==> inputs of run H <==
==> flow/design.v <==
module iterator(
	clk,
	reset,
	en_ctrl, 
	i, 
	j, 
	k,
	l,
	m, 
	n,
	en_sum,
	en_save,
	fin_r,
	in_row,
	in_col
);
	parameter [8-1:0] CONV_DIM_IMG    = 32;  
	parameter [8-1:0] CONV_DIM_OUT    = 32;  
	parameter [8-1:0] CONV_DIM_KERNEL = 5;   
	parameter [8-1:0] CONV_OUT_CH     = 32;  
	parameter [8-1:0] CONV_DIM_CH     = 3;
	parameter [8-1:0] STRIDE          = 1;
	parameter [8-1:0] PADDING         = 2;
	input clk;
	input en_ctrl;
	input reset;
	output en_sum;
	output en_save;
	output reg fin_r;
	output reg [8-1:0] i;
	output reg [8-1:0] j; 
	output reg [8-1:0] k; 
	output reg [8-1:0] m; 
	output reg [8-1:0] n; 
	output reg [8-1:0] l; 
	output signed [8-1:0]  in_row, in_col;
	reg fin, finish;
	wire cond;
	assign in_row = (STRIDE * j) + m - PADDING;
	assign in_col = (STRIDE * k) + n - PADDING;
	assign cond   = en_ctrl & ~fin_r;
	assign en_sum = (en_ctrl && (l < CONV_DIM_CH) && (in_row >= 8'd0 && in_col >= 8'd0 && in_row < CONV_DIM_IMG && in_col < CONV_DIM_IMG)) ? 1'b1 : 1'b0;
	assign en_save = (m > 8'd0 || n > 8'd0) ? 1'b0 : (j < 8'd2) ? 1'd1 : (l == 8'd0) ? 1'd1 : 1'b0; 
	always @(posedge clk) begin
		if(reset) begin
			fin <= 0;
			fin_r <= 0;
		end else begin
			fin <= finish;
			fin_r <= fin;
		end
	end
	always @(posedge clk) begin
		if(reset) begin
			i <= 0;
			j <= 0;
			k <= 0;
			l <= 0;
			m <= 0;
			n <= 0;
			finish <= 0;
		end else if(cond) begin
		    if(en_sum) begin
				l <= l + 8'd1;
			end else begin
				l <= 0;
				n <= n + 8'd1;
				if(n == (CONV_DIM_KERNEL-1)) begin
			    	n <= 8'b0;
			    	m <= m + 8'b1;
			    	if(m == (CONV_DIM_KERNEL-1)) begin
			    		m <= 0;
			       		k <= k + 8'b1;
			       		if(k == (CONV_DIM_OUT-1)) begin
			           		k <= 0;
			           		j <= j + 8'b1;
			           		if(j == (CONV_DIM_OUT-1)) begin
				           		j <= 0;
				           		i <= i + 8'b1;
				           		if(i == (CONV_OUT_CH-1)) begin
				            		i <= 0;
					          		finish <= 1;
				           		end
				   	    	end
			           	end
		           	end
			    end
			end
		end
	end
endmodule
module addr_generator(
    clk,
    reset,
    enable,
    en_save,
    i,
    j,
    k,
    l,
    m,
    n,
    s_addr,
    w_addr,
    b_addr,
    save_addr
);
    parameter [8-1:0] CONV_DIM_IMG    = 32;
	parameter [8-1:0] CONV_DIM_KERNEL = 5;
	parameter [8-1:0] CONV_DIM_CH     = 3;
    parameter [8-1:0] CONV_OUT_CH     = 32;
    parameter [8-1:0] CONV_DIM_OUT    = 32;
    parameter [8-1:0] STRIDE          = 1;
    parameter [8-1:0] PADDING         = 2;
    parameter [8-1:0] KSIZE           = 4;
    input clk;
    input reset;
    input enable;
    input en_save;
    input [8-1:0] i;
    input [8-1:0] j;
    input [8-1:0] k;
    input [8-1:0] m;
    input [8-1:0] n;
    input [8-1:0] l;
    output reg [16-1:0] s_addr;
    output reg [16-1:0] w_addr;
    output reg [16-1:0] save_addr;
    output reg [16-1:0] b_addr;
    always @(posedge clk) begin
        if(reset) begin
            s_addr <= 0;
            w_addr <= 0;
            b_addr <= 0;
        end else if(enable) begin
            s_addr <= (((((STRIDE * j) + m - PADDING) * CONV_DIM_IMG) + ((STRIDE * k) + n - PADDING)) * CONV_DIM_CH) + l;
            w_addr <= (i * CONV_DIM_CH * CONV_DIM_KERNEL * CONV_DIM_KERNEL) + (((m * CONV_DIM_KERNEL) + (n)) * CONV_DIM_CH) + l;
            b_addr <= i;
        end
    end
    reg [7:0] i_r, j_r, k_r;
    reg [7:0] i_r1, j_r1, k_r1;
    always @(posedge clk) begin
        if (reset) begin
            i_r <= 0;
            j_r <= 0;
            k_r <= 0;
            i_r1 <= 0;
            j_r1 <= 0;
            k_r1 <= 0;
        end else begin
            i_r  <= i;
            i_r1 <= i_r;
            j_r <= j;
            j_r1 <= j_r;
            k_r <= k;
            k_r1 <= k_r;
        end
    end
    always @(posedge clk) begin
        if (reset) begin
            save_addr <= 0;
        end else if(en_save) begin
            if (j == 0 && k == 0) begin
                save_addr <= i_r1 + (((j_r1 * CONV_DIM_OUT) + (k_r1)) * CONV_OUT_CH);
            end else begin
                save_addr <= i + (((j * CONV_DIM_OUT) + (k[KSIZE:0]-1'b1)) * CONV_OUT_CH);
            end
        end
    end
endmodule  
module conv_ctrl(
    clk,
    reset,
    en_ctrl,
    s_addr,
    w_addr,
    b_addr,
    save_addr,
    en_sum,
    en_save,
    en_write,
    s_convout,
    en_sat,
    en_mac,
    en_mult_r,
    finish
);
    parameter [8-1:0] CONV_DIM_IMG    = 32;
    parameter [8-1:0] CONV_DIM_OUT    = 32;    
    parameter [8-1:0] CONV_DIM_KERNEL = 5;     
    parameter [8-1:0] CONV_DIM_CH     = 3;    
    parameter [8-1:0] CONV_OUT_CH     = 32;   
    parameter [8-1:0] STRIDE          = 1;    
    parameter [8-1:0] PADDING         = 2;    
    parameter [8-1:0] KSIZE           = 4;
    localparam [2:0] START     = 0;
    localparam [2:0] ITERATING = 1;
    localparam [2:0] SAVE      = 2;
    localparam [2:0] END       = 3;
    input clk;
    input reset;
    input en_ctrl;
    output [16-1:0] s_addr;
    output [16-1:0] w_addr;
    output [16-1:0] save_addr;
    output [16-1:0] b_addr;
    output finish;
    output en_sum, en_save;
    output en_mult_r;
    output reg en_write, en_mac, en_sat, s_convout;
    wire [8-1:0] i, j, k, l, m, n;
    wire signed [8-1:0] in_row, in_col;
    reg en_read;
    assign en_mult_r = (k >= 8'd2 || j == 8'd2) ? 1'b1 
                     : (k == 8'd1 || j == 8'd1) ? 1'b0 
                     : (m > 8'd0  || n > 8'd0) ? 1'b0 : 1'b1; 
    always @(posedge clk) begin
        if (reset) begin
            en_read   <= 1'b0;
            en_write  <= 1'b0;
            s_convout <= 1'b0;
            en_mac    <= 1'b0; 
            en_sat    <= 1'b0;
        end else if (en_ctrl) begin
            en_read   <= en_sum;
            en_mac    <= en_read;
            s_convout <= en_save;
            en_sat    <= en_save;
            en_write  <= en_sat;
        end
    end
    iterator #(
        .CONV_DIM_IMG(CONV_DIM_IMG),
        .CONV_DIM_OUT(CONV_DIM_OUT),
        .CONV_DIM_KERNEL(CONV_DIM_KERNEL),
        .CONV_OUT_CH(CONV_OUT_CH),
        .CONV_DIM_CH(CONV_DIM_CH),
        .STRIDE(STRIDE),
        .PADDING(PADDING)
    ) iter (
        .clk(clk),
        .reset(reset),
        .en_ctrl(en_ctrl),
        .i(i),
        .j(j),
        .k(k),
        .l(l),
        .m(m),
        .n(n),
        .en_sum(en_sum),
        .en_save(en_save),    
        .fin_r(finish),
        .in_row(in_row),
        .in_col(in_col)
    );
    addr_generator #(
        .CONV_DIM_IMG(CONV_DIM_IMG),
        .CONV_DIM_KERNEL(CONV_DIM_KERNEL),
        .CONV_DIM_CH(CONV_DIM_CH),
        .CONV_DIM_OUT(CONV_DIM_OUT),
        .CONV_OUT_CH(CONV_OUT_CH),
        .STRIDE(STRIDE),
        .PADDING(PADDING),
        .KSIZE(KSIZE)
    ) address_generator (
        .clk(clk),
        .reset(reset),
        .enable(en_sum),
        .en_save(s_convout),
        .i(i),
        .j(j),
        .k(k),
        .l(l),
        .m(m),
        .n(n),
        .s_addr(s_addr),
        .w_addr(w_addr),
        .b_addr(b_addr),
        .save_addr(save_addr)
    );
endmodule
module sig_altmult_accum
(
	input [7:0] dataa,
	input [7:0] datab,
	input clk, aclr, clken, sload,
	output signed [17:0] adder_out
);
	reg	signed [17:0] old_result;
	reg signed [17:0] accum_out;
	wire signed [17:0] multa;
	reg sload_reg;
	assign multa = $signed(dataa) * $signed(datab);
	always @ (accum_out, sload_reg)
	begin
		if (sload_reg)
			old_result <= 0;
		else
			old_result <= accum_out;
	end
	assign adder_out = accum_out;
	always @ (posedge clk)
	begin
		if (aclr)
		begin
			sload_reg <= 0;
			accum_out <= 0;
		end
		else if (clken)
		begin
			sload_reg <= sload;
			accum_out <= old_result + multa;
		end
	end
endmodule
module convolve(
    clk,
    reset,
    clken,
    s_convout,
    en_sat,
    en_mult_r,
    bias,
    signal,
    weight,
    convout
);
    parameter BIAS_SHIFT = 6;
    parameter OUT_SHIFT  = 9;
    input  clk, reset, clken, s_convout, en_sat, en_mult_r;
    input  [7:0] signal, weight;
    input  [7:0] bias;
    output wire signed [7:0] convout;
    wire signed [17:0] adder_out;
    reg signed  [17:0] conv_temp;
    sig_altmult_accum mac(
        .clk(clk),
        .aclr(reset | s_convout),
        .clken(clken),
        .sload(s_convout),
        .dataa(signal),
        .datab(weight),
        .adder_out(adder_out)
    );
    reg signed [17:0] multa_r;
    always @(posedge clk) begin
        if(reset) begin
            multa_r <= 18'b0;
        end else if(en_mult_r) begin
            if (clken && s_convout) begin
                multa_r <= $signed(signal) * $signed(weight);
            end
        end else begin
            multa_r <= 18'b0;
        end
    end
    always @(posedge clk) begin
        if(reset) begin
            conv_temp <= 18'b0;
        end else if(en_sat) begin
            conv_temp <= (adder_out + multa_r + ($signed(bias) <<< BIAS_SHIFT)) >>> OUT_SHIFT;
        end
    end
    assign convout = (conv_temp >  18'sd127) ?  8'd127  :
                     (conv_temp < -18'sd128) ? -8'd128  : conv_temp[7:0];
endmodule
module conv_engine(
    input         clk,
    input         reset,
    input         en_ctrl,
    output [15:0] s_addr,
    output [15:0] w_addr,
    output [15:0] b_addr,
    input  [7:0]  signal,
    input  [7:0]  weight,
    input  [7:0]  bias,
    output [15:0] save_addr,
    output [7:0]  convout,
    output        en_write,
    output        finish
);
    wire s_convout, en_save, en_sum;
    wire en_mac, en_sat, en_mult_r;
    conv_ctrl groundctrl (
        .clk(clk),
        .reset(reset),
        .en_ctrl(en_ctrl),
        .s_addr(s_addr),
        .w_addr(w_addr),
        .b_addr(b_addr),
        .save_addr(save_addr),
        .en_sum(en_sum),
        .en_save(en_save),
        .en_write(en_write),
        .s_convout(s_convout),
        .en_sat(en_sat),
        .en_mac(en_mac),
        .en_mult_r(en_mult_r),
        .finish(finish)
    );
    convolve conv (
        .clk(clk),
        .reset(reset),
        .clken(en_mac),
        .s_convout(en_write),
        .en_sat(en_sat),
        .en_mult_r(en_mult_r),
        .bias(bias),
        .signal(signal),
        .weight(weight),
        .convout(convout)
    );
endmodule
==> flow/run.sh <==
#!/bin/bash
# the make line also repeats each setting of config.mk as NAME=value (left out here)
make -C /OpenROAD-flow-scripts/flow DESIGN_CONFIG=/design/flow/config.mk WORK_HOME=/design/flow/orfs CLKGATE_MAP_FILE= finish
==> flow/config.mk <==
export PLATFORM = sky130hd
export DESIGN_NAME = conv_engine
export DESIGN_NICKNAME = conv_engine
export VERILOG_FILES = /design/flow/design.v
export SDC_FILE = /design/flow/constraint.sdc
export NUM_CORES = 4
export LEC_CHECK = 0
export ABC_AREA = 0
export CAP_MARGIN = 20
export CORE_MARGIN = 2
export CORE_UTILIZATION = 59
export CTS_CLUSTER_DIAMETER = 387
export CTS_CLUSTER_SIZE = 99
export GPL_TIMING_DRIVEN = 1
export HOLD_SLACK_MARGIN = -0.05
export PLACE_DENSITY_LB_ADDON = 0.11
export SLEW_MARGIN = 10
export TNS_END_PERCENT = 70
==> flow/constraint.sdc <==
create_clock -name core_clock -period 5.33 [get_ports {clk}]
set_input_delay 1.0660 -clock core_clock [delete_from_list [all_inputs] [get_ports {clk}]]
set_output_delay 1.0660 -clock core_clock [all_outputs]
set_load 0.01 [all_outputs]
==> run Z (differences from run H) <==
ABC_AREA = default   (was 0)
CORE_UTILIZATION = 17   (was 59)
CTS_CLUSTER_DIAMETER = default   (was 387)
CTS_CLUSTER_SIZE = default   (was 99)
GPL_TIMING_DRIVEN = default   (was 1)
HOLD_SLACK_MARGIN = default   (was -0.05)
PLACE_DENSITY_LB_ADDON = default   (was 0.11)
SLEW_MARGIN = 20   (was 10)
TNS_END_PERCENT = default   (was 70)
==> flow/constraint.sdc (replaced) <==
create_clock -name core_clock -period 8.44 [get_ports {clk}]
set_input_delay 1.6880 -clock core_clock [delete_from_list [all_inputs] [get_ports {clk}]]
set_output_delay 1.6880 -clock core_clock [all_outputs]
set_load 0.01 [all_outputs]
==> run R (differences from run H) <==
ABC_AREA = default   (was 0)
CORE_UTILIZATION = 40   (was 59)
CTS_CLUSTER_DIAMETER = 364   (was 387)
CTS_CLUSTER_SIZE = default   (was 99)
GPL_ROUTABILITY_DRIVEN = 0   (was default)
GPL_TIMING_DRIVEN = default   (was 1)
HOLD_SLACK_MARGIN = default   (was -0.05)
PLACE_DENSITY_LB_ADDON = default   (was 0.11)
SLEW_MARGIN = 5   (was 10)
TNS_END_PERCENT = default   (was 70)
==> flow/constraint.sdc (replaced) <==
create_clock -name core_clock -period 10.0 [get_ports {clk}]
set_input_delay 2.0000 -clock core_clock [delete_from_list [all_inputs] [get_ports {clk}]]
set_output_delay 2.0000 -clock core_clock [all_outputs]
set_load 0.01 [all_outputs]
==> run Y (differences from run H) <==
CORE_UTILIZATION = 70   (was 59)
CTS_CLUSTER_DIAMETER = default   (was 387)
CTS_CLUSTER_SIZE = 13   (was 99)
PLACE_DENSITY_LB_ADDON = default   (was 0.11)
SETUP_SLACK_MARGIN = 0.9   (was default)
==> flow/constraint.sdc (replaced) <==
create_clock -name core_clock -period 3.13 [get_ports {clk}]
set_input_delay 0.6260 -clock core_clock [delete_from_list [all_inputs] [get_ports {clk}]]
set_output_delay 0.6260 -clock core_clock [all_outputs]
set_load 0.01 [all_outputs]
==> comparison table <==
quantity                                                                                                run Z                   run Y                                    run H                                    run R
Worst setup slack after placement                                                                   0.0514 ns                -3.49 ns                                 -1.74 ns                                  1.27 ns
Final net count                                                                                         2,486                       -                                    2,743                                    2,484
Outcome                                                                               complete, no violations  stopped before the end                          failed layout checks             complete, no violations
Stage where the flow stopped                                                                                -    clock tree synthesis                                        -                                        -
Violated checks                                                                                             -                       -                     negative setup slack                                        -
Startpoint of the lowest-slack register-to-register path                                 groundctrl.iter.i[1]                       -                     groundctrl.iter.i[1]                     groundctrl.iter.i[0]
Cell depth of the worst flop-to-flop path                                                                  24                       -                                       27                                       24
Count of placed standard cells in the final layout, fillers left out                                    3,490                       -                                    2,769                                    2,705
Placeable Area                                                                                    102,000 µm²              24,500 µm²                               29,500 µm²                               43,200 µm²
Hold Path Origin                                                          groundctrl.address_generator.i_r[6]                       -      groundctrl.address_generator.k_r[2]      groundctrl.address_generator.i_r[1]
Critical path startpoint category                                                                   input pin                       -                                input pin                                input pin
R2R Path End                                                          groundctrl.address_generator.w_addr[13]                       -  groundctrl.address_generator.w_addr[15]  groundctrl.address_generator.w_addr[15]
Data arrival time of the worst path                                                                   8.28 ns                       -                                  6.21 ns                                  8.66 ns
Log Warnings                                                                                               40                       -                                       43                                       40
Final GP Congestion                                                                                     0.814                   0.935                                    0.917                                        -
Remaining global-route overflow                                                                             0                       -                                        0                                        0
Peak supply drop                                                                                     0.126 mV                       -                                 0.300 mV                                 0.104 mV
Clock buffer depth                                                                                          2                       -                                        2                                        2
Min setup slack post-route                                                                           0.534 ns                       -                                -0.512 ns                                  1.71 ns
Buffering overhead                                                                                     0.0486                       -                                    0.131                                   0.0504
Least-Margin Pin Slew                                                                                0.921 ns                       -                                 0.945 ns                                 0.955 ns
DR WL met3                                                                                            2290 µm                       -                                  2080 µm                                  1310 µm
Terminating pin of the worst hold path                                   groundctrl.address_generator.i_r1[6]                       -     groundctrl.address_generator.k_r1[2]     groundctrl.address_generator.i_r1[1]
Hold/Removal Path Class                                                                          flop to flop                       -                             flop to flop                             flop to flop
Diode insertion count for antenna repair                                                                    0                       -                                        0                                        0
Wire length of the first global-routing pass                                                        72,800 µm                       -                                75,200 µm                                67,500 µm
Cell area after layout                                                                             20,600 µm²                       -                               22,700 µm²                               19,600 µm²
Logic depth of the worst path, buffers included                                                            22                       -                                       22                                       22
